<file path="run.sh">
#!/bin/bash
# the make line also repeats each setting of config.mk as NAME=value (left out here)
make -C /OpenROAD-flow-scripts/flow DESIGN_CONFIG=/design/flow/config.mk WORK_HOME=/design/flow/orfs CLKGATE_MAP_FILE= finish
</file>
<file path="config.mk">
export PLATFORM = sky130hd
export DESIGN_NAME = pipelined_cordic
export DESIGN_NICKNAME = pipelined_cordic
export VERILOG_FILES = /design/flow/design.v
export SDC_FILE = /design/flow/constraint.sdc
export NUM_CORES = 4
export LEC_CHECK = 0
export CAP_MARGIN = 0
export CELL_PAD_IN_SITES_DETAIL_PLACEMENT = 1
export CELL_PAD_IN_SITES_GLOBAL_PLACEMENT = 3
export CORE_MARGIN = 9
export CORE_UTILIZATION = 43
export MAX_ROUTING_LAYER = met4
export PLACE_DENSITY = 0.49
export SETUP_SLACK_MARGIN = 0.02
export SLEW_MARGIN = 30
</file>
<file path="constraint.sdc">
create_clock -name core_clock -period 2.54 [get_ports {Clk}]
set_input_delay 0.5080 -clock core_clock [delete_from_list [all_inputs] [get_ports {Clk}]]
set_output_delay 0.5080 -clock core_clock [all_outputs]
set_load 0.01 [all_outputs]
</file>
<file path="design.v">
module pipelined_cordic(
    input Clk, Rst,
    input signed[15:0] x_in, y_in, theta_in,
    output reg signed[15:0] sine_theta,
    output reg signed[15:0] cosine_theta
);
reg signed [15:0] x[0:15], y[0:15], theta[0:15], x_out[0:15], y_out[0:15], theta_out[0:15];
wire signed [15:0] atan_out [0:15];
reg [3:0] stage;  
assign atan_out[0] = 16'b0011001001000100;
assign atan_out[1] = 16'b0001110110101100;
assign atan_out[2] = 16'b0000111110101101;
assign atan_out[3] = 16'b0000011111110101;
assign atan_out[4] = 16'b0000001111111110;
assign atan_out[5] = 16'b0000001000000000;
assign atan_out[6] = 16'b0000000100000000;
assign atan_out[7] = 16'b0000000010000000;
assign atan_out[8] = 16'b0000000001000000;
assign atan_out[9] = 16'b0000000000100000;
assign atan_out[10] = 16'b0000000000010000;
assign atan_out[11] = 16'b0000000000001000;
assign atan_out[12] = 16'b0000000000000100;
assign atan_out[13] = 16'b0000000000000010;
assign atan_out[14] = 16'b0000000000000001;
assign atan_out[15] = 16'b0000000000000000;
genvar i;
generate
    for (i = 0; i < 16; i = i + 1) begin : stages
        always @(posedge Clk or posedge Rst) begin
            if (Rst)
                begin
                    x[i] <= 0;
                    y[i] <= 0;
                    theta[i] <= 0;
                end
            else 
                begin
                    if (i == 0) begin
                        x[i] <= x_in;
                        y[i] <= y_in;
                        theta[i] <= theta_in;
                    end else begin
                        x[i] <= x_out[i-1];
                        y[i] <= y_out[i-1];
                        theta[i] <= theta_out[i-1];
                    end
                end
        end
        always @(*) begin
            if (theta[i][15] == 1) begin
                x_out[i] = x[i] + (y[i] >>> (i));
                y_out[i] = y[i] - (x[i] >>> (i));
                theta_out[i] = theta[i] + atan_out[i];
            end else begin
                x_out[i] = x[i] - (y[i] >>> (i));
                y_out[i] = y[i] + (x[i] >>> (i));
                theta_out[i] = theta[i] - atan_out[i];
            end
        end
    end
endgenerate
always @(posedge Clk or posedge Rst) begin
    if (Rst) begin
        sine_theta <= 0;
        cosine_theta <= 0;
    end else begin
        sine_theta <= y_out[15];  
        cosine_theta <= x_out[15];  
    end
end
endmodule
</file>
==> results.rst, run 1 <==
Run summary
-----------

.. list-table::
   :header-rows: 1

   * - Metric
     - Value
   * - Drt pass-1 iters
     - 5
   * - Reasons for failing layout checks
     - negative setup slack
   * - Total cells reported by yosys after synthesis
     - 5422
   * - Worst setup path category
     - reg2reg
   * - Vias in the first global route
     - 54300
   * - Measured slew at the worst slew-check pin
     - 0.635 ns
   * - Placed Instance Area
     - between 0.06 and 0.07 mm2
   * - Starting Density
     - 0.435
   * - Number of instances in the synthesized netlist
     - 5422
   * - Clock skew
     - 0.0407 ns
   * - Initial antenna violation count
     - 1
   * - Yosys stat area
     - 0.0532 mm2
   * - Tally of filler cells in the layout
     - about 13000
   * - Number of max-cap violations
     - 0
   * - Cell area after synthesis
     - 0.0532 mm2
   * - Total core area
     - roughly 0.12 mm2
   * - Cell chain of the critical path
     - nor3_4 -> nand2b_1 -> nor3_2 -> a21oi_2 -> xnor2_2 -> ha_1 -> and2_4 -> a221o_1 -> a21o_1 -> or3_4 -> a41o_1 -> a21oi_2 -> xnor2_1
   * - Main area contributors after synthesis
     - dfrtp_1 37%, ha_1 17%, xnor2_1 8.6%, a21oi_1 5.3%, xor2_1 3.6%
   * - Most area-hungry cell type in the Yosys netlist
     - dfrtp_1
   * - Wire length of the first global-routing pass
     - 286000 um
   * - Post-detailed-routing wire length
     - 207000 um
   * - Worst endpoint required time
     - 3.15 ns
   * - Post-synth regs
     - 784
   * - Clock tree root buffer cell
     - clkbuf_16
   * - H-Tree Level Count
     - 3
   * - Status
     - failed layout checks
   * - Area share of the largest cell type after synthesis
     - 0.369
   * - Synthesized-area fraction occupied by xor and xnor cells
     - 0.123
   * - Post-synth net total
     - between 6000 and 7000
   * - Count of standard-cell rows
     - 128
   * - Post-layout nets
     - approximately 8200
   * - Largest combinational cell category by area
     - adder cells
   * - Cts hold-fix bufs
     - 0
   * - Final ANT Viol Nets
     - 0
   * - Post-Layout Inst Area
     - 0.0830 mm2
   * - Vias
     - between 50000 and 60000
   * - Unrepaired setup endpoints after global routing
     - yes
   * - Signed area change from the synthesized netlist to the final layout
     - 56.1%
   * - Port Buffers
     - 81
   * - Minimum period implied by the final worst setup slack
     - around 3.5 ns
   * - Iter 0 DRT Violations
     - 2407
   * - Die H
     - 370 um
   * - Slowest cell on crit path
     - dfrtp_1
   * - Share of the core filled with cells
     - 0.678
   * - Most frequent cells after synthesis
     - 784 x dfrtp_1, 740 x ha_1, 565 x a21oi_1, 522 x xnor2_1, 409 x nor2_1
   * - Number of warnings in the stage logs
     - 92
   * - Mux share
     - 0.0125
   * - Final GP Congestion
     - 0.877
   * - Clk pin slew, worst setup/hold paths
     - 0.07 ns
   * - HPWL after detailed placement
     - 121000 um
   * - Share of async-settable or async-resettable flops after synthesis
     - 1.00
   * - Highest achievable clock rate
     - about 280 MHz
   * - DRC viols
     - 0
   * - Final setup fails
     - 234
   * - Worst setup path startpoint
     - x[6][8]
   * - Number of buffers and inverters on the critical path
     - 0
   * - Total overflow reported by the global router
     - 0
   * - Max Fanout on Critical Path
     - 3
   * - Origin of the critical flop-to-flop path
     - x[6][8]
   * - Launch instance of the worst min-delay path
     - y_in[6]
   * - Syn avg cell area
     - 9.81 um2
   * - Destination of the critical timing path
     - y[7][13]
   * - Clock net sink count
     - 784
   * - FF-to-FF setup slack
     - -0.99 ns
   * - Unique cell type count in the Yosys netlist
     - between 80 and 90
   * - Share of synthesized cell area in and, or, nand and nor gates
     - 0.102
   * - Kind of cell adding the most delay to the critical path
     - simple AND/OR/NAND/NOR gates
   * - Main synth FF type
     - dfrtp_1
   * - Most used cell, CP
     - a21oi_2
   * - Stages on the worst setup path
     - 13
   * - Insertion delay to the later sink of the worst-skew pair
     - 0.73 ns
   * - Number of synthesized flops with an enable pin
     - 0
   * - Kind of start point of the critical path
     - register
   * - Hold Path Depth
     - 1
   * - Final hold vios
     - 0
   * - Worst EP arrival
     - roughly 4.1 ns
   * - Post-layout period usage
     - 1.39
   * - Worst hold path type
     - in2reg
   * - Hold Slack
     - 0.224 ns
   * - GRT Util Overall
     - 0.259
   * - Horizontal die dimension
     - about 370 um
   * - Kind of end point of the critical path
     - register
   * - Yosys Warn Count
     - 7
   * - Delay of the slowest cell on the worst path
     - 0.42 ns
   * - Vias/cell
     - 5.51
   * - Max_slew headroom
     - 0.575
   * - TritonCTS clock tree
     - done
   * - Total I/O pin count
     - between 80 and 90
   * - Worst reg2reg path endpoint
     - y[7][13]
   * - Sequential area share after synthesis
     - 0.369
   * - Max-slew violation count
     - 0
   * - Arithmetic-cell share of the synthesized area counting full adders, half adders and majority gates
     - 0.192
   * - Largest net degree at the start of global routing
     - between 70 and 80
   * - Destination of the worst hold path
     - y[0][6]
   * - Cell depth of the worst flop-to-flop path
     - 13
   * - AND-OR/OR-AND share of the synthesized area
     - 0.172
   * - Total die size
     - between 0.1 and 0.15 mm2
   * - CTS buffer count
     - 93
   * - Max Root-Sink Buffers
     - 3
   * - Leading cell type by number of instances after synthesis
     - dfrtp_1
   * - Worst-case setup margin in the final layout
     - -0.992 ns
   * - Average detailed-routed wire length per instance
     - between 20 and 25 um
[timing repair]
| action | CTS | global route |
|---|---|---|
| pin swaps | 762 | 753 |
| resized | 1177 | 840 |
| buffers inserted | 350 | 245 |
| setup endpoints to repair | 299 | 340 |
[layer usage]
layer  GRT usage  up-vias  wire, um
met1       0.301    25600     81700
met3      0.0276      535      5630
met4      0.0636        0      7640
li1            -    23100         -
met2       0.474      983    112000
met5           -        -         0
[final cells by class]
class	count	area (um2)	share of cell area
Timing Repair Buffer	1942	15900	0.191
Antenna cell	1	2.50	0.0000301
Tap cell	1625	2030	0.0245
Multi-Input combinational cell	4227	40900	0.493
Clock inverter	47	567	0.00683
Sequential cell	784	19600	0.237
Clock buffer	127	2630	0.0316
Inverter	352	1380	0.0166
[through the flow]
| stage | std cells | worst slack [ns] | TNS [ns] |
|---|---|---|---|
| after floorplan | 5422 | -8.72 | -6868.73 |
| after global placement | 8462 | -0.671 | -61.83 |
| after detailed placement | 8462 | -0.698 | -77.35 |
| after CTS | 8952 | -0.623 | -33.45 |
| after global routing | 9105 | -1.15 | -91.25 |
| final | 9105 | -0.992 | -65.02 |
==> run 2, diff against run 1 <==
Settings changed: CORE_MARGIN 9 to 5, CTS_CLUSTER_DIAMETER set to 121, GPL_TIMING_DRIVEN set to 0, SETUP_SLACK_MARGIN 0.02 to unset, SLEW_MARGIN 30 to 0.
==> run 2 against run 1 <==
Against the previous run:
- still fails the layout checks on negative setup slack
- first-iteration DRC count shrank 41%
- die size shrank 4.3%
- register-to-register slack improved by 0.19 ns
- maximum frequency rose by 5.6%
- largest cell class unchanged
==> results.rst, run 2 <==
Run summary
-----------

.. list-table::
   :header-rows: 1

   * - Metric
     - Value
   * - Total core area
     - 0.123 mm2 (was 0.122 mm2)
   * - Cell depth of the worst flop-to-flop path
     - 17 (was 13)
   * - HPWL after detailed placement
     - 106000 um (was 121000 um)
   * - Hold Path Depth
     - 1 (unchanged)
   * - Minimum period implied by the final worst setup slack
     - 3.34 ns (was 3.53 ns)
   * - Drt pass-1 iters
     - 5 (unchanged)
   * - Post-detailed-routing wire length
     - 152000 um (was 207000 um)
   * - Die H
     - 362 um (was 370 um)
   * - Mux share
     - 0.0125 (unchanged)
   * - Total I/O pin count
     - 82 (unchanged)
   * - Largest combinational cell category by area
     - adder cells (unchanged)
   * - Signed area change from the synthesized netlist to the final layout
     - 35.6% (was 56.1%)
   * - DRC viols
     - 0 (unchanged)
   * - Horizontal die dimension
     - 362 um (was 370 um)
   * - Highest achievable clock rate
     - 299 MHz (was 283 MHz)
   * - H-Tree Level Count
     - 3 (unchanged)
   * - Hold Slack
     - 0.262 ns (was 0.224 ns)
   * - Post-synth regs
     - 784 (unchanged)
   * - Post-layout period usage
     - 1.32 (was 1.39)
   * - Yosys Warn Count
     - 7 (unchanged)
   * - Average detailed-routed wire length per instance
     - 19.1 um (was 22.8 um)
   * - Share of async-settable or async-resettable flops after synthesis
     - 1.00 (unchanged)
   * - Worst hold path type
     - in2reg (unchanged)
   * - Unrepaired setup endpoints after global routing
     - yes (unchanged)
   * - Max Root-Sink Buffers
     - 3 (unchanged)
   * - Unique cell type count in the Yosys netlist
     - 82 (unchanged)
   * - Status
     - failed layout checks (unchanged)
   * - TritonCTS clock tree
     - done (unchanged)
   * - Final ANT Viol Nets
     - 0 (unchanged)
   * - Share of synthesized cell area in and, or, nand and nor gates
     - 0.102 (unchanged)
   * - Final hold vios
     - 0 (unchanged)
   * - Worst EP arrival
     - 3.92 ns (was 4.14 ns)
   * - Vias/cell
     - 5.34 (was 5.51)
   * - Total cells reported by yosys after synthesis
     - 5422 (unchanged)
   * - Clock skew
     - 0.0293 ns (was 0.0407 ns)
   * - Number of buffers and inverters on the critical path
     - 1 (was 0)
   * - Origin of the critical flop-to-flop path
     - x[3][3] (was x[6][8])
   * - Measured slew at the worst slew-check pin
     - 0.690 ns (was 0.635 ns)
   * - Post-layout nets
     - 7081 (was 8237)
   * - Vias in the first global route
     - 44100 (was 54300)
   * - Reasons for failing layout checks
     - negative setup slack (unchanged)
   * - FF-to-FF setup slack
     - -0.80 ns (was -0.99 ns)
   * - Max Fanout on Critical Path
     - 3 (unchanged)
   * - Syn avg cell area
     - 9.81 um2 (unchanged)
   * - Arithmetic-cell share of the synthesized area counting full adders, half adders and majority gates
     - 0.192 (unchanged)
   * - Worst endpoint required time
     - 3.12 ns (was 3.15 ns)
   * - Most area-hungry cell type in the Yosys netlist
     - dfrtp_1 (unchanged)
   * - Clk pin slew, worst setup/hold paths
     - 0.06 ns (was 0.07 ns)
   * - Sequential area share after synthesis
     - 0.369 (unchanged)
   * - Pre-CTS WS
     - -1.58 ns (was -0.698 ns)
   * - Yosys stat area
     - 0.0532 mm2 (unchanged)
   * - Area share of the largest cell type after synthesis
     - 0.369 (unchanged)
   * - Number of warnings in the stage logs
     - 92 (unchanged)
   * - Wire length of the first global-routing pass
     - 232000 um (was 286000 um)
   * - Main synth FF type
     - dfrtp_1 (unchanged)
   * - Vias
     - 42500 (was 50200)
   * - Kind of start point of the critical path
     - register (unchanged)
   * - Worst setup path category
     - reg2reg (unchanged)
   * - Worst reg2reg path endpoint
     - y[4][15] (was y[7][13])
   * - Launch instance of the worst min-delay path
     - x_in[2] (was y_in[6])
   * - Stages on the worst setup path
     - 17 (was 13)
   * - Cts hold-fix bufs
     - 0 (unchanged)
   * - Non-filler cells in the finished layout
     - 7957 (was 9105)
   * - Cell area after synthesis
     - 0.0532 mm2 (unchanged)
   * - Insertion delay to the later sink of the worst-skew pair
     - 0.70 ns (was 0.73 ns)
   * - Clock tree root buffer cell
     - clkbuf_16 (unchanged)
   * - Number of max-cap violations
     - 0 (unchanged)
   * - Synthesized-area fraction occupied by xor and xnor cells
     - 0.123 (unchanged)
   * - Worst-case setup margin in the final layout
     - -0.805 ns (was -0.992 ns)
   * - Total die size
     - 0.131 mm2 (was 0.137 mm2)
   * - Number of synthesized flops with an enable pin
     - 0 (unchanged)
   * - AND-OR/OR-AND share of the synthesized area
     - 0.172 (unchanged)
   * - Kind of end point of the critical path
     - register (unchanged)
   * - Tally of filler cells in the layout
     - 13000 (was 12600)
   * - Max-slew violation count
     - 0 (unchanged)
   * - Clock net sink count
     - 784 (unchanged)
   * - Count of standard-cell rows
     - 129 (was 128)
   * - CTS buffer count
     - 94 (was 93)
   * - Total overflow reported by the global router
     - 0 (unchanged)
   * - GRT Util Overall
     - 0.220 (was 0.259)
   * - Max_slew headroom
     - 0.538 (was 0.575)
   * - Cell chain of the critical path
     - inv_2 -> ha_4 -> nand2b_4 -> or4_4 -> or2_4 -> nor2_4 -> nor2_2 -> xnor2_2 -> ha_4 -> a21oi_4 -> nor2b_2 -> o21ai_2 -> nand2_1 -> a41o_1 -> o21ai_2 -> a21oi_2 -> xnor2_2 (was nor3_4 -> nand2b_1 -> nor3_2 -> a21oi_2 -> xnor2_2 -> ha_1 -> and2_4 -> a221o_1 -> a21o_1 -> or3_4 -> a41o_1 -> a21oi_2 -> xnor2_1)
   * - Largest net degree at the start of global routing
     - 46 (was 72)
   * - Post-placement cell count
     - 7160 (was 8462)
   * - Leading cell type by number of instances after synthesis
     - dfrtp_1 (unchanged)
   * - Starting Density
     - 0.431 (was 0.435)
   * - Destination of the worst hold path
     - x[0][2] (was y[0][6])
   * - Kind of cell adding the most delay to the critical path
     - simple AND/OR/NAND/NOR gates (unchanged)
   * - Initial antenna violation count
     - 1 (unchanged)
   * - Iter 0 DRT Violations
     - 1413 (was 2407)
   * - Worst setup path startpoint
     - x[3][3] (was x[6][8])
   * - Main area contributors after synthesis
     - dfrtp_1 37%, ha_1 17%, xnor2_1 8.6%, a21oi_1 5.3%, xor2_1 3.6% (unchanged)
   * - Final setup fails
     - 232 (was 234)
   * - Post-synth net total
     - 6259 (unchanged)
   * - Port Buffers
     - 81 (unchanged)
   * - Slowest cell on crit path
     - dfrtp_2 (was dfrtp_1)
   * - Number of instances in the synthesized netlist
     - 5422 (unchanged)
   * - Delay of the slowest cell on the worst path
     - 0.44 ns (was 0.42 ns)
   * - Final GP Congestion
     - 0.818 (was 0.877)
   * - Most frequent cells after synthesis
     - 784 x dfrtp_1, 740 x ha_1, 565 x a21oi_1, 522 x xnor2_1, 409 x nor2_1 (unchanged)
   * - Destination of the critical timing path
     - y[4][15] (was y[7][13])
run 2: final cells by class:
class	instances	area [um2]	share of cell area
timing repair buffer	732	6330	0.0879
multi-input combinational	4228	38600	0.536
clock buffer	134	2800	0.0388
tap	1637	2050	0.0284
sequential	784	19800	0.274
clock inverter	37	483	0.00670
antenna	1	2.50	0.0000347
timing repair inverter	1	5.00	0.0000694
inverter	352	1410	0.0196
buffer	51	638	0.00885
run 2: stage by stage:
stage | TNS (ns) | utilization | cell area [um2]
2_1_floorplan | -6868.73 | - | 53700
3_3_place_gp | - | 0.458 | 56500
3_5_place_dp | -303.40 | 0.462 | 56900
4_1_cts | -92.61 | 0.520 | 64200
5_1_grt | -88.01 | 0.585 | 72100
6_report | -54.98 | 0.585 | 72100
run 2: timing repair:
item / in CTS / in global routing
setup buffers: 221 / 442
setup endpoints to repair: 459 / 435
pin swaps: 241 / 665
resized: 540 / 1090
cloned: 0 / 5
run 2: per-layer routing:
metal  global-route usage  wire [um]  vias up
met5                    -          0        -
met4               0.0447       2460        0
met3               0.0217       2980      163
met2                0.382      78900      277
met1                0.281      67700    21300
li1                     -          -    20700
==> run 3, diff against run 2 <==
Settings changed: CAP_MARGIN 0 to 20, CELL_PAD_IN_SITES_DETAIL_PLACEMENT 1 to 0, CELL_PAD_IN_SITES_GLOBAL_PLACEMENT 3 to 0, CORE_MARGIN 5 to 2, CORE_UTILIZATION 43 to 72, CTS_CLUSTER_DIAMETER 121 to unset, GPL_TIMING_DRIVEN 0 to unset, MAX_ROUTING_LAYER met4 to met5, PLACE_DENSITY 0.49 to unset, PLACE_DENSITY_LB_ADDON set to 0.03, SLEW_MARGIN 0 to 40.
Clock period 2.54 ns to 3.73 ns, I/O delays scaled along.
==> run 3 against run 2 <==
Against the previous run:
- now clean on timing, DRC and antenna
- critical endpoint is now x[4][15]
- sequential share of layout area grew 6.1 points
- synthesized cell count is the same
==> results.rst, run 3 <==
Run summary
-----------

.. list-table::
   :header-rows: 1

   * - Metric
     - Value
   * - Status
     - timing/DRC/antenna clean (was failed layout checks)
   * - Clock net sink count
     - 784 (unchanged)
   * - Final ANT Viol Nets
     - 0 (unchanged)
   * - Cell depth of the worst flop-to-flop path
     - 14 (was 17)
   * - Minimum period implied by the final worst setup slack
     - 3.48 ns (was 3.34 ns)
   * - Syn avg cell area
     - 9.81 um2 (unchanged)
   * - Post-layout nets
     - 6427 (was 7081)
   * - Post-detailed-routing wire length
     - 117000 um (was 152000 um)
   * - Measured slew at the worst slew-check pin
     - 0.755 ns (was 0.690 ns)
   * - Leading cell type by number of instances after synthesis
     - dfrtp_1 (unchanged)
   * - FF-to-FF setup slack
     - 0.25 ns (was -0.80 ns)
   * - Clock skew
     - 0.0247 ns (was 0.0293 ns)
   * - Stages on the worst setup path
     - 14 (was 17)
   * - Slowest cell on crit path
     - nor3b_1 (was dfrtp_2)
   * - Most frequent cells after synthesis
     - 784 x dfrtp_1, 740 x ha_1, 565 x a21oi_1, 522 x xnor2_1, 409 x nor2_1 (unchanged)
   * - Starting Density
     - 0.728 (was 0.431)
   * - Sequential area share after synthesis
     - 0.369 (unchanged)
   * - Number of diodes added for antenna fixing
     - 0 (was 1)
   * - Cell area after synthesis
     - 0.0532 mm2 (unchanged)
   * - Destination of the worst hold path
     - theta[11][3] (was x[0][2])
   * - Area share of the largest cell type after synthesis
     - 0.369 (unchanged)
   * - Largest net degree at the start of global routing
     - 93 (was 46)
   * - Final hold vios
     - 0 (unchanged)
   * - Non-filler cells in the finished layout
     - 6619 (was 7957)
   * - Largest combinational cell category by area
     - adder cells (unchanged)
   * - Count of standard-cell rows
     - 99 (was 129)
   * - Tally of filler cells in the layout
     - 4770 (was 13000)
   * - AND-OR/OR-AND share of the synthesized area
     - 0.172 (unchanged)
   * - TritonCTS clock tree
     - done (unchanged)
   * - Number of synthesized flops with an enable pin
     - 0 (unchanged)
   * - Kind of start point of the critical path
     - register (unchanged)
   * - Post-layout period usage
     - 0.934 (was 1.32)
   * - H-Tree Level Count
     - 3 (unchanged)
   * - Cell chain of the critical path
     - inv_1 -> ha_1 -> nor3b_1 -> a21oi_1 -> xor2_1 -> ha_1 -> a21oi_1 -> o211ai_1 -> a32oi_1 -> o21ai_1 -> a211oi_1 -> o21bai_1 -> a21oi_1 -> xnor3_1 (was inv_2 -> ha_4 -> nand2b_4 -> or4_4 -> or2_4 -> nor2_4 -> nor2_2 -> xnor2_2 -> ha_4 -> a21oi_4 -> nor2b_2 -> o21ai_2 -> nand2_1 -> a41o_1 -> o21ai_2 -> a21oi_2 -> xnor2_2)
   * - Total overflow reported by the global router
     - 0 (unchanged)
   * - Port Buffers
     - 81 (unchanged)
   * - Final GP Congestion
     - 0.952 (was 0.818)
   * - Share of synthesized cell area in and, or, nand and nor gates
     - 0.102 (unchanged)
   * - Yosys stat area
     - 0.0532 mm2 (unchanged)
   * - Unique cell type count in the Yosys netlist
     - 82 (unchanged)
   * - Origin of the critical flop-to-flop path
     - y[3][4] (was x[3][3])
   * - Synthesized-area fraction occupied by xor and xnor cells
     - 0.123 (unchanged)
   * - Most used cell, CP
     - a21oi_1
   * - Number of max-cap violations
     - 0 (unchanged)
   * - Number of instances in the synthesized netlist
     - 5422 (unchanged)
   * - Highest achievable clock rate
     - 287 MHz (was 299 MHz)
   * - Worst EP arrival
     - 4.00 ns (was 3.92 ns)
   * - Clock tree root buffer cell
     - clkbuf_16 (unchanged)
   * - Vias
     - 39800 (was 42500)
   * - Worst setup path category
     - reg2reg (unchanged)
   * - Kind of end point of the critical path
     - register (unchanged)
   * - Max Root-Sink Buffers
     - 3 (unchanged)
   * - DRC viols
     - 0 (unchanged)
   * - Average detailed-routed wire length per instance
     - 17.7 um (was 19.1 um)
   * - Die H
     - 276 um (was 362 um)
   * - Unrepaired setup endpoints after global routing
     - no (was yes)
   * - Share of the core filled with cells
     - 0.801 (was 0.585)
   * - Hold Path Depth
     - 0 (was 1)
   * - Total cells reported by yosys after synthesis
     - 5422 (unchanged)
   * - Number of warnings in the stage logs
     - 88 (was 92)
   * - GRT Util Overall
     - 0.311 (was 0.220)
   * - Count of buffers added by post-CTS timing repair for setup
     - 0 (was 221)
   * - Insertion delay to the later sink of the worst-skew pair
     - 0.65 ns (was 0.70 ns)
   * - Post-synth regs
     - 784 (unchanged)
   * - Most area-hungry cell type in the Yosys netlist
     - dfrtp_1 (unchanged)
   * - Mux share
     - 0.0125 (unchanged)
   * - Launch instance of the worst min-delay path
     - theta[10][3] (was x_in[2])
   * - Max-slew violation count
     - 0 (unchanged)
   * - Register area
     - 0.0196 mm2 (was 0.0198 mm2)
   * - HPWL after detailed placement
     - 89500 um (was 106000 um)
   * - Max_slew headroom
     - 0.490 (was 0.538)
   * - Delay of the slowest cell on the worst path
     - 0.51 ns (was 0.44 ns)
   * - Post-synth net total
     - 6259 (unchanged)
   * - Main synth FF type
     - dfrtp_1 (unchanged)
   * - Total core area
     - 0.0731 mm2 (was 0.123 mm2)
   * - Initial antenna violation count
     - 0 (was 1)
   * - Cts hold-fix bufs
     - 0 (unchanged)
   * - Drt pass-1 iters
     - 18 (was 5)
   * - Yosys Warn Count
     - 7 (unchanged)
   * - Iter 0 DRT Violations
     - 2637 (was 1413)
   * - Number of buffers and inverters on the critical path
     - 1 (unchanged)
   * - Share of async-settable or async-resettable flops after synthesis
     - 1.00 (unchanged)
   * - Vias/cell
     - 6.01 (was 5.34)
   * - Post-placement cell count
     - 6462 (was 7160)
   * - Vias in the first global route
     - 39300 (was 44100)
   * - Area taken by multi-input logic gates
     - 0.0321 mm2 (was 0.0386 mm2)
   * - CTS buffer count
     - 85 (was 94)
   * - Clk pin slew, worst setup/hold paths
     - 0.07 ns (was 0.06 ns)
   * - Max Fanout on Critical Path
     - 4 (was 3)
   * - Total die size
     - 0.0761 mm2 (was 0.131 mm2)
   * - Destination of the critical timing path
     - x[4][15] (was y[4][15])
   * - Total I/O pin count
     - 82 (unchanged)
   * - Worst reg2reg path endpoint
     - x[4][15] (was y[4][15])
   * - Worst setup path startpoint
     - y[3][4] (was x[3][3])
   * - Worst hold path type
     - reg2reg (was in2reg)
   * - Wire length of the first global-routing pass
     - 193000 um (was 232000 um)
   * - Horizontal die dimension
     - 276 um (was 362 um)
   * - Worst endpoint required time
     - 4.25 ns (was 3.12 ns)
   * - Kind of cell adding the most delay to the critical path
     - AND-OR/OR-AND gates (was simple AND/OR/NAND/NOR gates)
   * - Cell resize tally after clock tree synthesis
     - 0 (was 540)
   * - Arithmetic-cell share of the synthesized area counting full adders, half adders and majority gates
     - 0.192 (unchanged)
   * - Signed area change from the synthesized netlist to the final layout
     - 10.1% (was 35.6%)
   * - Final setup fails
     - 0 (was 232)
   * - Main area contributors after synthesis
     - dfrtp_1 37%, ha_1 17%, xnor2_1 8.6%, a21oi_1 5.3%, xor2_1 3.6% (unchanged)
run 3: cell type report:
class	instances	area share
multi-input cells	4227	0.548
clock inverters	35	0.00724
repair buffers	140	0.0238
flip-flops and latches	784	0.335
inverters	352	0.0226
well taps	959	0.0205
clock buffers	122	0.0432
run 3: metal layers:
metal,part of all wire,up-vias,track usage
met5,0,-,0
met4,0.030,0,0.0996
met2,0.50,900,0.544
met3,0.042,249,0.0383
met1,0.43,19100,0.403
li1,-,19500,-
run 3: per-stage QoR:
| stage | setup TNS [ns] | cell area [um2] | hold WS [ns] | setup WS (ns) |
|---|---|---|---|---|
| floorplan | -6093.98 | 53200 | 0.331 | -7.77 |
| global placement | 0 | 55600 | 0.333 | 0.453 |
| detailed placement | 0 | 55600 | 0.335 | 0.276 |
| CTS | 0 | 58500 | 0.334 | 0.278 |
| global route | 0 | 58500 | 0.344 | 0.0134 |
| finish | 0 | 58500 | 0.339 | 0.245 |
==> run 4, diff against run 3 <==
Settings changed: CELL_PAD_IN_SITES_DETAIL_PLACEMENT 0 to unset, CELL_PAD_IN_SITES_GLOBAL_PLACEMENT 0 to 2, CORE_UTILIZATION 72 to 40, HOLD_SLACK_MARGIN set to 0.08, MAX_ROUTING_LAYER met5 to unset, PLACE_DENSITY set to 0.82, PLACE_DENSITY_LB_ADDON 0.03 to unset, SLEW_MARGIN 40 to 20.
Clock period 3.73 ns to 4.5 ns, I/O delays scaled along.
==> run 4 against run 3 <==
Against the previous run:
- first-iteration DRC count down 27%
- cell count up 12%
- sequential share of layout area down 0.66 points
- highest routed layer is now met5
==> results.rst, run 4 <==
Run summary
-----------

.. list-table::
   :header-rows: 1

   * - Metric
     - Value
   * - GRT Util Overall
     - 0.177 (was 0.311)
   * - Post-synth net total
     - 6259 (unchanged)
   * - Number of buffers and inverters on the critical path
     - 2 (was 1)
   * - Signed area change from the synthesized netlist to the final layout
     - 12.3% (was 10.1%)
   * - DRC viols
     - 0 (unchanged)
   * - Final GP Congestion
     - 0.834 (was 0.952)
   * - HPWL after detailed placement
     - 94600 um (was 89500 um)
   * - Cts hold-fix bufs
     - 0 (unchanged)
   * - Non-filler cells in the finished layout
     - 7409 (was 6619)
   * - Worst setup path category
     - reg2reg (unchanged)
   * - Starting Density
     - 0.404 (was 0.728)
   * - Max_slew headroom
     - 0.393 (was 0.490)
   * - Number of warnings in the stage logs
     - 90 (was 88)
   * - Number of max-cap violations
     - 0 (unchanged)
   * - Worst reg2reg path endpoint
     - y[14][15] (was x[4][15])
   * - Drt pass-1 iters
     - 5 (was 18)
   * - Clock tree root buffer cell
     - clkbuf_16 (unchanged)
   * - Stages on the worst setup path
     - 10 (was 14)
   * - Share of synthesized cell area in and, or, nand and nor gates
     - 0.102 (unchanged)
   * - Horizontal die dimension
     - 369 um (was 276 um)
   * - Syn avg cell area
     - 9.81 um2 (unchanged)
   * - Worst EP arrival
     - 4.36 ns (was 4.00 ns)
   * - Pre-CTS WS
     - 0.739 ns (was 0.276 ns)
   * - Number of synthesized flops with an enable pin
     - 0 (unchanged)
   * - Clock net sink count
     - 784 (unchanged)
   * - Final ANT Viol Nets
     - 0 (unchanged)
   * - Slowest cell on crit path
     - a21boi_0 (was nor3b_1)
   * - Origin of the critical flop-to-flop path
     - theta[13][15] (was y[3][4])
   * - Number of diodes added for antenna fixing
     - 0 (unchanged)
   * - Vias/cell
     - 5.13 (was 6.01)
   * - CTS buffer count
     - 94 (was 85)
   * - Insertion delay to the later sink of the worst-skew pair
     - 0.70 ns (was 0.65 ns)
   * - Clk pin slew, worst setup/hold paths
     - 0.06 ns (was 0.07 ns)
   * - Post-layout period usage
     - 0.839 (was 0.934)
   * - Final hold vios
     - 0 (unchanged)
   * - Largest net degree at the start of global routing
     - 120 (was 93)
   * - Number of instances in the synthesized netlist
     - 5422 (unchanged)
   * - Destination of the critical timing path
     - y[14][15] (was x[4][15])
   * - Wire length of the first global-routing pass
     - 198000 um (was 193000 um)
   * - Mux share
     - 0.0125 (unchanged)
   * - Total overflow reported by the global router
     - 0 (unchanged)
   * - Share of async-settable or async-resettable flops after synthesis
     - 1.00 (unchanged)
   * - Delay of the slowest cell on the worst path
     - 0.66 ns (was 0.51 ns)
   * - Yosys stat area
     - 0.0532 mm2 (unchanged)
   * - H-Tree Level Count
     - 3 (unchanged)
   * - Sequential area share after synthesis
     - 0.369 (unchanged)
   * - Main area contributors after synthesis
     - dfrtp_1 37%, ha_1 17%, xnor2_1 8.6%, a21oi_1 5.3%, xor2_1 3.6% (unchanged)
   * - Die H
     - 369 um (was 276 um)
   * - Most frequent cells after synthesis
     - 784 x dfrtp_1, 740 x ha_1, 565 x a21oi_1, 522 x xnor2_1, 409 x nor2_1 (unchanged)
   * - Unrepaired setup endpoints after global routing
     - no (unchanged)
   * - Area share of the largest cell type after synthesis
     - 0.369 (unchanged)
   * - AND-OR/OR-AND share of the synthesized area
     - 0.172 (unchanged)
   * - Final setup fails
     - 0 (unchanged)
   * - Cell chain of the critical path
     - inv_2 -> a21boi_0 -> ha_1 -> a21oi_1 -> inv_1 -> o41ai_2 -> o31ai_1 -> o21a_1 -> or4_1 -> and3_1 (was inv_1 -> ha_1 -> nor3b_1 -> a21oi_1 -> xor2_1 -> ha_1 -> a21oi_1 -> o211ai_1 -> a32oi_1 -> o21ai_1 -> a211oi_1 -> o21bai_1 -> a21oi_1 -> xnor3_1)
   * - Minimum period implied by the final worst setup slack
     - 3.78 ns (was 3.48 ns)
   * - Yosys Warn Count
     - 7 (unchanged)
   * - Max Root-Sink Buffers
     - 3 (unchanged)
   * - Measured slew at the worst slew-check pin
     - 0.903 ns (was 0.755 ns)
   * - Total cells reported by yosys after synthesis
     - 5422 (unchanged)
   * - Launch instance of the worst min-delay path
     - theta[5][6] (was theta[10][3])
   * - Hold Path Depth
     - 0 (unchanged)
   * - Max Fanout on Critical Path
     - 21 (was 4)
   * - Iter 0 DRT Violations
     - 1927 (was 2637)
   * - Cell resize tally after clock tree synthesis
     - 0 (unchanged)
   * - Count of buffers added by post-CTS timing repair for setup
     - 0 (unchanged)
   * - Count of standard-cell rows
     - 133 (was 99)
   * - Kind of cell adding the most delay to the critical path
     - AND-OR/OR-AND gates (unchanged)
   * - Clock skew
     - 0.0525 ns (was 0.0247 ns)
   * - Total die size
     - 0.136 mm2 (was 0.0761 mm2)
   * - Max-slew violation count
     - 0 (unchanged)
   * - Destination of the worst hold path
     - theta[6][6] (was theta[11][3])
   * - Post-placement cell count
     - 7237 (was 6462)
   * - Average detailed-routed wire length per instance
     - 16.1 um (was 17.7 um)
   * - TritonCTS clock tree
     - done (unchanged)
   * - Largest combinational cell category by area
     - adder cells (unchanged)
   * - Worst-case setup margin in the final layout
     - 0.724 ns (was 0.245 ns)
   * - Main synth FF type
     - dfrtp_1 (unchanged)
   * - Unique cell type count in the Yosys netlist
     - 82 (unchanged)
   * - Vias
     - 38000 (was 39800)
   * - Post-synth regs
     - 784 (unchanged)
   * - Arithmetic-cell share of the synthesized area counting full adders, half adders and majority gates
     - 0.192 (unchanged)
   * - Kind of start point of the critical path
     - register (unchanged)
   * - Worst endpoint required time
     - 5.08 ns (was 4.25 ns)
   * - Kind of end point of the critical path
     - register (unchanged)
   * - Synthesized-area fraction occupied by xor and xnor cells
     - 0.123 (unchanged)
   * - Post-detailed-routing wire length
     - 119000 um (was 117000 um)
   * - Total core area
     - 0.132 mm2 (was 0.0731 mm2)
   * - Port Buffers
     - 81 (unchanged)
   * - Leading cell type by number of instances after synthesis
     - dfrtp_1 (unchanged)
   * - Highest achievable clock rate
     - 265 MHz (was 287 MHz)
   * - Status
     - timing/DRC/antenna clean (unchanged)
   * - Initial antenna violation count
     - 6 (was 0)
   * - Hold Slack
     - 0.331 ns (was 0.339 ns)
   * - Total I/O pin count
     - 82 (unchanged)
   * - Worst hold path type
     - reg2reg (unchanged)
   * - Post-layout nets
     - 6415 (was 6427)
   * - Cell depth of the worst flop-to-flop path
     - 10 (was 14)
   * - Vias in the first global route
     - 38000 (was 39300)
   * - Cell area after synthesis
     - 0.0532 mm2 (unchanged)
   * - FF-to-FF setup slack
     - 0.72 ns (was 0.25 ns)
   * - Most area-hungry cell type in the Yosys netlist
     - dfrtp_1 (unchanged)
   * - Worst setup path startpoint
     - theta[13][15] (was y[3][4])
run 4: area by class of cell:
| type | count | area (um2) |
|---|---|---|
| fill | 12600 | 72100 |
| clock buffer | 120 | 2610 |
| multi-input combinational | 4227 | 32000 |
| timing repair buffer | 119 | 1170 |
| tap | 1755 | 2200 |
| sequential | 784 | 19600 |
| clock inverter | 52 | 779 |
| inverter | 352 | 1330 |
run 4: metal layers:
| layer | up-vias | global-route usage | share of wire |
|---|---|---|---|
| met2 | 364 | 0.290 | 0.46 |
| met3 | 119 | 0.0227 | 0.029 |
| met4 | 2 | 0.0427 | 0.016 |
| met1 | 18100 | 0.249 | 0.50 |
| li1 | 19500 | - | - |
| met5 | - | 0 | 0.000092 |
run 4: per-stage QoR:
stage	util	setup TNS (ns)	instance area, um2
after floorplan	-	-5611.03	53200
after global placement	0.427	0	56300
after detailed placement	0.427	0	56300
after CTS	0.453	0	59700
after global routing	0.453	0	59700
final	0.453	0	59700
==> run 5, diff against run 4 <==
Settings changed: CELL_PAD_IN_SITES_GLOBAL_PLACEMENT 2 to unset, CORE_UTILIZATION 40 to 72, CTS_CLUSTER_SIZE set to 36, HOLD_SLACK_MARGIN 0.08 to unset, PLACE_DENSITY 0.82 to 0.78, SETUP_SLACK_MARGIN set to 0.83.
Clock period 4.5 ns to 3.16 ns, I/O delays scaled along.
==> run 5 against run 4 <==
Against the previous run:
- now fails the layout checks on negative setup slack
- non-clock buffer count increased by 556
- critical endpoint is now y[10][10]
- routed wire length rose by 64%
- largest cell class unchanged
==> results.rst, run 5 <==
Run summary
-----------

.. list-table::
   :header-rows: 1

   * - Metric
     - Value
   * - Status
     - failed layout checks (was timing/DRC/antenna clean)
   * - Reasons for failing layout checks
     - negative setup slack
   * - Delay of the slowest cell on the worst path
     - 1.04 ns (was 0.66 ns)
   * - Yosys stat area
     - 0.0532 mm2 (unchanged)
   * - Signed area change from the synthesized netlist to the final layout
     - 27.7% (was 12.3%)
   * - Clock tree root buffer cell
     - clkbuf_16 (unchanged)
   * - Most frequent cells after synthesis
     - 784 x dfrtp_1, 740 x ha_1, 565 x a21oi_1, 522 x xnor2_1, 409 x nor2_1 (unchanged)
   * - Mux share
     - 0.0125 (unchanged)
   * - Vias in the first global route
     - 43800 (was 38000)
   * - Synthesized-area fraction occupied by xor and xnor cells
     - 0.123 (unchanged)
   * - Measured slew at the worst slew-check pin
     - 1.43 ns (was 0.903 ns)
   * - Max-slew violation count
     - 0 (unchanged)
   * - Main area contributors after synthesis
     - dfrtp_1 37%, ha_1 17%, xnor2_1 8.6%, a21oi_1 5.3%, xor2_1 3.6% (unchanged)
   * - Final setup fails
     - 43 (was 0)
   * - Post-Layout Inst Area
     - 0.0679 mm2 (was 0.0597 mm2)
   * - Starting Density
     - 0.728 (was 0.404)
   * - TritonCTS clock tree
     - done (unchanged)
   * - Total die size
     - 0.0761 mm2 (was 0.136 mm2)
   * - Leading cell type by number of instances after synthesis
     - dfrtp_1 (unchanged)
   * - Cell depth of the worst flop-to-flop path
     - 13 (was 10)
   * - Cell chain of the critical path
     - nor3_4 -> nand3b_1 -> ha_1 -> inv_1 -> o21ai_0 -> ha_1 -> o21ai_4 -> buf_4 -> a21oi_2 -> o211ai_1 -> nand2b_1 -> a21oi_1 -> xnor2_1 (was inv_2 -> a21boi_0 -> ha_1 -> a21oi_1 -> inv_1 -> o41ai_2 -> o31ai_1 -> o21a_1 -> or4_1 -> and3_1)
   * - Worst setup path category
     - reg2reg (unchanged)
   * - Worst-case setup margin in the final layout
     - -0.685 ns (was 0.724 ns)
   * - Final ANT Viol Nets
     - 0 (unchanged)
   * - Number of warnings in the stage logs
     - 102 (was 90)
   * - Tally of filler cells in the layout
     - 2357 (was 12600)
   * - Post-synth regs
     - 784 (unchanged)
   * - HPWL after detailed placement
     - 92100 um (was 94600 um)
   * - Yosys Warn Count
     - 7 (unchanged)
   * - Drt pass-1 iters
     - 28 (was 5)
   * - Share of async-settable or async-resettable flops after synthesis
     - 1.00 (unchanged)
   * - Placed Instance Area
     - 0.0572 mm2 (was 0.0563 mm2)
   * - Clk pin slew, worst setup/hold paths
     - 0.07 ns (was 0.06 ns)
   * - Unique cell type count in the Yosys netlist
     - 82 (unchanged)
   * - Cts hold-fix bufs
     - 0 (unchanged)
   * - DRC viols
     - 0 (unchanged)
   * - FF-to-FF setup slack
     - -0.68 ns (was 0.72 ns)
   * - Most used cell, CP
     - ha_1
   * - Total core area
     - 0.0731 mm2 (was 0.132 mm2)
   * - GRT Util Overall
     - 0.354 (was 0.177)
   * - Total I/O pin count
     - 82 (unchanged)
   * - Total cells reported by yosys after synthesis
     - 5422 (unchanged)
   * - Stages on the worst setup path
     - 13 (was 10)
   * - Worst reg2reg path endpoint
     - y[10][10] (was y[14][15])
   * - Kind of end point of the critical path
     - register (unchanged)
   * - Destination of the worst hold path
     - theta[9][0] (was theta[6][6])
   * - Number of buffers and inverters on the critical path
     - 2 (unchanged)
   * - Kind of cell adding the most delay to the critical path
     - XOR/XNOR gates (was AND-OR/OR-AND gates)
   * - Clock net sink count
     - 784 (unchanged)
   * - Arithmetic-cell share of the synthesized area counting full adders, half adders and majority gates
     - 0.192 (unchanged)
   * - Initial antenna violation count
     - 24 (was 6)
   * - Unrepaired setup endpoints after global routing
     - yes (was no)
   * - Iter 0 DRT Violations
     - 6506 (was 1927)
   * - Number of instances in the synthesized netlist
     - 5422 (unchanged)
   * - Number of synthesized flops with an enable pin
     - 0 (unchanged)
   * - Cell area after synthesis
     - 0.0532 mm2 (unchanged)
   * - Count of standard-cell rows
     - 99 (was 133)
   * - Highest achievable clock rate
     - 260 MHz (was 265 MHz)
   * - Worst hold path type
     - reg2reg (unchanged)
   * - Average detailed-routed wire length per instance
     - 27.2 um (was 16.1 um)
   * - Final GP Congestion
     - 0.950 (was 0.834)
   * - Max Fanout on Critical Path
     - 4 (was 21)
   * - Worst endpoint required time
     - 3.59 ns (was 5.08 ns)
   * - Hold Slack
     - 0.346 ns (was 0.331 ns)
   * - Die H
     - 276 um (was 369 um)
   * - Vias/cell
     - 7.10 (was 5.13)
   * - Number of max-cap violations
     - 0 (unchanged)
   * - Horizontal die dimension
     - 276 um (was 369 um)
   * - Sequential area share after synthesis
     - 0.369 (unchanged)
   * - Wire length of the first global-routing pass
     - 218000 um (was 198000 um)
   * - Minimum period implied by the final worst setup slack
     - 3.84 ns (was 3.78 ns)
   * - Insertion delay to the later sink of the worst-skew pair
     - 0.66 ns (was 0.70 ns)
   * - Syn avg cell area
     - 9.81 um2 (unchanged)
   * - Post-synth net total
     - 6259 (unchanged)
   * - CTS buffer count
     - 86 (was 94)
   * - Share of synthesized cell area in and, or, nand and nor gates
     - 0.102 (unchanged)
   * - Final hold vios
     - 0 (unchanged)
   * - Hold Path Depth
     - 0 (unchanged)
   * - H-Tree Level Count
     - 3 (unchanged)
   * - Kind of start point of the critical path
     - register (unchanged)
   * - Launch instance of the worst min-delay path
     - theta[8][0] (was theta[5][6])
   * - Total overflow reported by the global router
     - 0 (unchanged)
   * - Slowest cell on crit path
     - xnor2_1 (was a21boi_0)
   * - Post-detailed-routing wire length
     - 195000 um (was 119000 um)
   * - Post-layout period usage
     - 1.22 (was 0.839)
   * - Max Root-Sink Buffers
     - 3 (unchanged)
   * - Clock skew
     - 0.0276 ns (was 0.0525 ns)
   * - Largest net degree at the start of global routing
     - 133 (was 120)
   * - Largest combinational cell category by area
     - adder cells (unchanged)
   * - Main synth FF type
     - dfrtp_1 (unchanged)
   * - Post-layout nets
     - 6964 (was 6415)
   * - Area share of the largest cell type after synthesis
     - 0.369 (unchanged)
   * - Most area-hungry cell type in the Yosys netlist
     - dfrtp_1 (unchanged)
   * - AND-OR/OR-AND share of the synthesized area
     - 0.172 (unchanged)
   * - Origin of the critical flop-to-flop path
     - x[9][11] (was theta[13][15])
   * - Max_slew headroom
     - 0.0366 (was 0.393)
   * - Worst setup path startpoint
     - x[9][11] (was theta[13][15])
   * - Worst EP arrival
     - 4.28 ns (was 4.36 ns)
   * - Vias
     - 50800 (was 38000)
   * - Destination of the critical timing path
     - y[10][10] (was y[14][15])
   * - Share of the core filled with cells
     - 0.929 (was 0.453)
   * - Port Buffers
     - 81 (unchanged)
run 5: metrics by stage:
step           std cells  worst slack [ns]  TNS (ns)
2_1_floorplan       5422             -8.23  -6451.48
3_3_place_gp        6635            -0.160    -0.160
3_5_place_dp        6635            -0.134    -0.314
4_1_cts             6950            0.0864         0
5_1_grt             7149            -0.652    -10.01
6_report            7165            -0.685     -6.80
run 5: area by class of cell:
type	instances	area (um2)	share of cell area
diodes	17	42.5	0.000626
clock buffers	117	2490	0.0367
clock inverters	33	412	0.00606
inverters	352	1380	0.0203
multi-input cells	4228	37100	0.546
flip-flops and latches	784	19700	0.290
well taps	959	1200	0.0177
repair buffers	675	5660	0.0834
run 5: layer usage:
layer  up-vias  track usage  share of wire
li1      20600            -              -
met1     24300        0.436           0.33
met2      4233        0.625           0.45
met3      1782       0.0572           0.12
met4        22        0.135          0.090
met5         -            0         0.0011
run 5: what timing repair did:
item,in CTS,in global routing
cloned,0,2
pin swaps,245,423
endpoints found under the hold margin,0,0
gates resized,372,732
setup buffers,165,196
setup endpoints to repair,377,426
==> run 6, diff against run 5 <==
Settings changed: ABC_AREA set to 1, CTS_CLUSTER_DIAMETER set to 327, CTS_CLUSTER_SIZE 36 to 96, PLACE_DENSITY 0.78 to 0.41, SETUP_SLACK_MARGIN 0.83 to 0.76.
Clock period 3.16 ns to 3.27 ns, I/O delays scaled along.
==> run 6 against run 5 <==
Against the previous run:
- the run now fails in global routing (5_1_grt)
- die size up 9.8%
- area after synthesis up 10%
- synthesized cell count up 37%
==> results.rst, run 6 <==
Run summary
-----------

.. list-table::
   :header-rows: 1

   * - Metric
     - Value
   * - CTS buffer count
     - 12 (was 86)
   * - Number of synthesized flops with an enable pin
     - 0 (unchanged)
   * - Count of standard-cell rows
     - 104 (was 99)
   * - AND-OR/OR-AND share of the synthesized area
     - 0.117 (was 0.172)
   * - Share of async-settable or async-resettable flops after synthesis
     - 1.00 (unchanged)
   * - Unique cell type count in the Yosys netlist
     - 54 (was 82)
   * - Cts hold-fix bufs
     - 0 (unchanged)
   * - Area share of the largest cell type after synthesis
     - 0.335 (was 0.369)
   * - Post-synth net total
     - 8250 (was 6259)
   * - Placed Instance Area
     - 0.0609 mm2 (was 0.0572 mm2)
   * - Starting Density
     - 0.726 (was 0.728)
   * - Horizontal die dimension
     - 289 um (was 276 um)
   * - Leading cell type by number of instances after synthesis
     - nand2_1 (was dfrtp_1)
   * - Final GP Congestion
     - 1.02 (was 0.950)
   * - Main area contributors after synthesis
     - dfrtp_1 34%, ha_1 16%, nand2_1 10%, xor2_1 7.6%, inv_1 6.2% (was dfrtp_1 37%, ha_1 17%, xnor2_1 8.6%, a21oi_1 5.3%, xor2_1 3.6%)
   * - Mux share
     - 0.000342 (was 0.0125)
   * - Most area-hungry cell type in the Yosys netlist
     - dfrtp_1 (unchanged)
   * - Share of synthesized cell area in and, or, nand and nor gates
     - 0.211 (was 0.102)
   * - Cell area after synthesis
     - 0.0585 mm2 (was 0.0532 mm2)
   * - Main synth FF type
     - dfrtp_1 (unchanged)
   * - Most frequent cells after synthesis
     - 1618 x nand2_1, 963 x inv_1, 784 x dfrtp_1, 740 x ha_1, 601 x nor2_1 (was 784 x dfrtp_1, 740 x ha_1, 565 x a21oi_1, 522 x xnor2_1, 409 x nor2_1)
   * - Largest combinational cell category by area
     - simple AND/OR/NAND/NOR gates (was adder cells)
   * - H-Tree Level Count
     - 1 (was 3)
   * - Number of instances in the synthesized netlist
     - 7413 (was 5422)
   * - Pre-CTS WS
     - 0.316 ns (was -0.134 ns)
   * - Sequential area share after synthesis
     - 0.335 (was 0.369)
   * - Post-synth regs
     - 784 (unchanged)
   * - HPWL after detailed placement
     - 119000 um (was 92100 um)
   * - Clock tree root buffer cell
     - clkbuf_16 (unchanged)
   * - Clock net sink count
     - 784 (unchanged)
   * - Syn avg cell area
     - 7.89 um2 (was 9.81 um2)
   * - Status
     - did not finish (was failed layout checks)
   * - Die H
     - 289 um (was 276 um)
   * - Total cells reported by yosys after synthesis
     - 7413 (was 5422)
   * - Max Root-Sink Buffers
     - 3 (unchanged)
   * - Arithmetic-cell share of the synthesized area counting full adders, half adders and majority gates
     - 0.174 (was 0.192)
   * - Total core area
     - 0.0805 mm2 (was 0.0731 mm2)
   * - Synthesized-area fraction occupied by xor and xnor cells
     - 0.0967 (was 0.123)
   * - Yosys Warn Count
     - 7 (unchanged)
   * - Port Buffers
     - 81 (unchanged)
   * - Total die size
     - 0.0835 mm2 (was 0.0761 mm2)
   * - Stopping stage
     - global routing (5_1_grt)
   * - Total I/O pin count
     - 82 (unchanged)
   * - Yosys stat area
     - 0.0585 mm2 (was 0.0532 mm2)
run 6: what timing repair did:
| action | in CTS |
|---|---|
| gates cloned | 2 |
| pin swaps | 129 |
| endpoints found under the setup margin | 229 |
| endpoints found under the hold margin | 0 |
| buffers inserted | 154 |
| gates resized | 440 |
run 6: stage by stage:
step                      hold WS [ns]  std cells
after global placement           0.331       8555
after floorplan                  0.331       7413
after detailed placement         0.336       8555
after CTS                        0.353       8725
==> run 7, diff against run 6 <==
Settings changed: ABC_AREA 1 to unset, CAP_MARGIN 20 to 30, CORE_ASPECT_RATIO set to 1.61, CORE_UTILIZATION 72 to 48, CTS_CLUSTER_DIAMETER 327 to unset, CTS_CLUSTER_SIZE 96 to unset, GPL_TIMING_DRIVEN set to 1, HOLD_SLACK_MARGIN set to 0.18, PLACE_DENSITY 0.41 to 0.67, SETUP_SLACK_MARGIN 0.76 to unset, SLEW_MARGIN 20 to 30.
Clock period 3.27 ns to 5.45 ns, I/O delays scaled along.
==> run 7 against run 6 <==
Against the previous run:
- the run now finishes clean
- area after synthesis fell by 9.1%
- die size increased by 36%
- synthesized cell count down 27%
==> results.rst, run 7 <==
Run summary
-----------

.. list-table::
   :header-rows: 1

   * - Metric
     - Value
   * - Sum of negative setup slack
     - 0 ns
   * - Unrepaired setup endpoints after global routing
     - no
   * - Total overflow reported by the global router
     - 0
   * - Wire length of the first global-routing pass
     - 193000 um
   * - Total I/O pin count
     - 82 (unchanged)
   * - Clock skew
     - 0.0382 ns
   * - Post-layout nets
     - 6394
   * - Share of synthesized cell area in and, or, nand and nor gates
     - 0.102 (was 0.211)
   * - Number of diodes added for antenna fixing
     - 0
   * - TritonCTS clock tree
     - done
   * - Final ANT Viol Nets
     - 0
   * - Cell resize tally after clock tree synthesis
     - 0 (was 440)
   * - Sequential area share after synthesis
     - 0.369 (was 0.335)
   * - Worst endpoint required time
     - 6.08 ns
   * - Destination of the worst hold path
     - theta[10][0]
   * - Delay of the slowest cell on the worst path
     - 0.67 ns
   * - Iter 0 DRT Violations
     - 1881
   * - H-Tree Level Count
     - 3 (was 1)
   * - Worst EP arrival
     - 4.50 ns
   * - Post-placement cell count
     - 6885 (was 8555)
   * - Non-filler cells in the finished layout
     - roughly 7000
   * - Register area
     - 0.0196 mm2
   * - Vias/cell
     - about 5.6
   * - Number of instances in the synthesized netlist
     - 5422 (was 7413)
   * - Post-synth regs
     - 784 (unchanged)
   * - Number of max-cap violations
     - 0
   * - Total cells reported by yosys after synthesis
     - 5422 (was 7413)
   * - Worst setup path startpoint
     - theta[12][15]
   * - Worst-case setup margin in the final layout
     - 1.58 ns
   * - Worst hold path type
     - reg2reg
   * - Max Fanout on Critical Path
     - 21
   * - Cell area after synthesis
     - 0.0532 mm2 (was 0.0585 mm2)
   * - Syn avg cell area
     - 9.81 um2 (was 7.89 um2)
   * - Main area contributors after synthesis
     - dfrtp_1 37%, ha_1 17%, xnor2_1 8.6%, a21oi_1 5.3%, xor2_1 3.6% (was dfrtp_1 34%, ha_1 16%, nand2_1 10%, xor2_1 7.6%, inv_1 6.2%)
   * - Arithmetic-cell share of the synthesized area counting full adders, half adders and majority gates
     - 0.192 (was 0.174)
   * - Slowest cell on crit path
     - clkinv_1
   * - Post-Layout Inst Area
     - 0.0587 mm2
   * - Initial antenna violation count
     - 0
   * - Stages on the worst setup path
     - 12
   * - FF-to-FF setup slack
     - 1.58 ns
   * - Synthesized-area fraction occupied by xor and xnor cells
     - 0.123 (was 0.0967)
   * - HPWL after detailed placement
     - 94400 um (was 119000 um)
   * - Yosys stat area
     - 0.0532 mm2 (was 0.0585 mm2)
   * - GRT Util Overall
     - 0.210
   * - Final GP Congestion
     - 0.907 (was 1.02)
   * - Drt pass-1 iters
     - 5
   * - Minimum period implied by the final worst setup slack
     - 3.87 ns
   * - Highest achievable clock rate
     - 258 MHz
   * - Post-detailed-routing wire length
     - 118000 um
   * - DRC viols
     - 0
   * - Origin of the critical flop-to-flop path
     - theta[12][15]
   * - Mux share
     - 0.0125 (was 0.000342)
   * - Most frequent cells after synthesis
     - 784 x dfrtp_1, 740 x ha_1, 565 x a21oi_1, 522 x xnor2_1, 409 x nor2_1 (was 1618 x nand2_1, 963 x inv_1, 784 x dfrtp_1, 740 x ha_1, 601 x nor2_1)
   * - Cell depth of the worst flop-to-flop path
     - 12
   * - Share of the core filled with cells
     - 0.532
   * - Most used cell, CP
     - a21oi_1
   * - Kind of end point of the critical path
     - register
   * - Destination of the critical timing path
     - x[13][15]
   * - Total die size
     - 0.114 mm2 (was 0.0835 mm2)
   * - CTS buffer count
     - 82 (was 12)
   * - Max-slew violation count
     - 0
   * - Area taken by multi-input logic gates
     - ~0.032 mm2
   * - Kind of start point of the critical path
     - register
   * - Post-layout period usage
     - 0.710
   * - Largest combinational cell category by area
     - adder cells (was simple AND/OR/NAND/NOR gates)
   * - Max Root-Sink Buffers
     - 3 (unchanged)
   * - Worst setup path category
     - reg2reg
   * - Final hold vios
     - 0
   * - Main synth FF type
     - dfrtp_1 (unchanged)
   * - Port Buffers
     - 81 (unchanged)
   * - Placed Instance Area
     - 0.0558 mm2 (was 0.0609 mm2)
   * - Worst reg2reg path endpoint
     - x[13][15]
   * - Max_slew headroom
     - 0.430
   * - Signed area change from the synthesized netlist to the final layout
     - 10.4%
   * - Share of async-settable or async-resettable flops after synthesis
     - 1.00 (unchanged)
   * - Measured slew at the worst slew-check pin
     - 0.853 ns
   * - Count of standard-cell rows
     - 155 (was 104)
   * - Die H
     - 426 um (was 289 um)
   * - Clock net sink count
     - 784 (unchanged)
   * - Unique cell type count in the Yosys netlist
     - 82 (was 54)
   * - Launch instance of the worst min-delay path
     - theta[9][0]
   * - Status
     - timing/DRC/antenna clean (was did not finish)
   * - Clock tree root buffer cell
     - clkbuf_16 (unchanged)
   * - Tally of filler cells in the layout
     - ~10000
   * - AND-OR/OR-AND share of the synthesized area
     - 0.172 (was 0.117)
   * - Most area-hungry cell type in the Yosys netlist
     - dfrtp_1 (unchanged)
   * - Final setup fails
     - 0
   * - Leading cell type by number of instances after synthesis
     - dfrtp_1 (was nand2_1)
   * - Vias
     - about 39000
   * - Cts hold-fix bufs
     - 0 (unchanged)
   * - Clk pin slew, worst setup/hold paths
     - 0.06 ns
   * - Cell chain of the critical path
     - clkinv_1 -> nor2_1 -> a21oi_1 -> ha_1 -> o21a_1 -> o21ai_0 -> nand2b_1 -> and3_1 -> a221oi_1 -> o21ai_1 -> a21oi_1 -> xnor2_1
   * - Post-synth net total
     - 6259 (was 8250)
   * - Starting Density
     - 0.482 (was 0.726)
   * - Area share of the largest cell type after synthesis
     - 0.369 (was 0.335)
   * - Vias in the first global route
     - 40500
   * - Largest net degree at the start of global routing
     - 144
   * - Yosys Warn Count
     - 7 (unchanged)
   * - Number of synthesized flops with an enable pin
     - 0 (unchanged)
   * - Kind of cell adding the most delay to the critical path
     - AND-OR/OR-AND gates
   * - Number of warnings in the stage logs
     - 90
   * - Pre-CTS WS
     - 1.62 ns (was 0.316 ns)
   * - Horizontal die dimension
     - 266 um (was 289 um)
   * - Hold Slack
     - roughly 0.34 ns
   * - Total core area
     - 0.110 mm2 (was 0.0805 mm2)
   * - Count of buffers added by post-CTS timing repair for setup
     - 0 (was 154)
   * - Average detailed-routed wire length per instance
     - 16.7 um
   * - Insertion delay to the later sink of the worst-skew pair
     - 0.70 ns
   * - Hold Path Depth
     - 0
   * - Number of buffers and inverters on the critical path
     - 1
-- run 7: layout make-up --
type,instances,share of cell area
well taps,1413,0.0301
clock inverters,35,0.0101
flip-flops and latches,784,0.334
clock buffers,111,0.0389
repair buffers,110,0.0186
inverters,352,0.0226
multi-input cells,4227,0.545
-- run 7: per-layer routing --
metal | wire length (um) | vias to the layer above | GRT usage
li1 | - | 19400 | -
met1 | 39200 | 19000 | 0.185
met2 | 70200 | 553 | 0.451
met3 | 2660 | 293 | 0.0211
met4 | 5500 | 0 | 0.104
met5 | 0 | - | 0
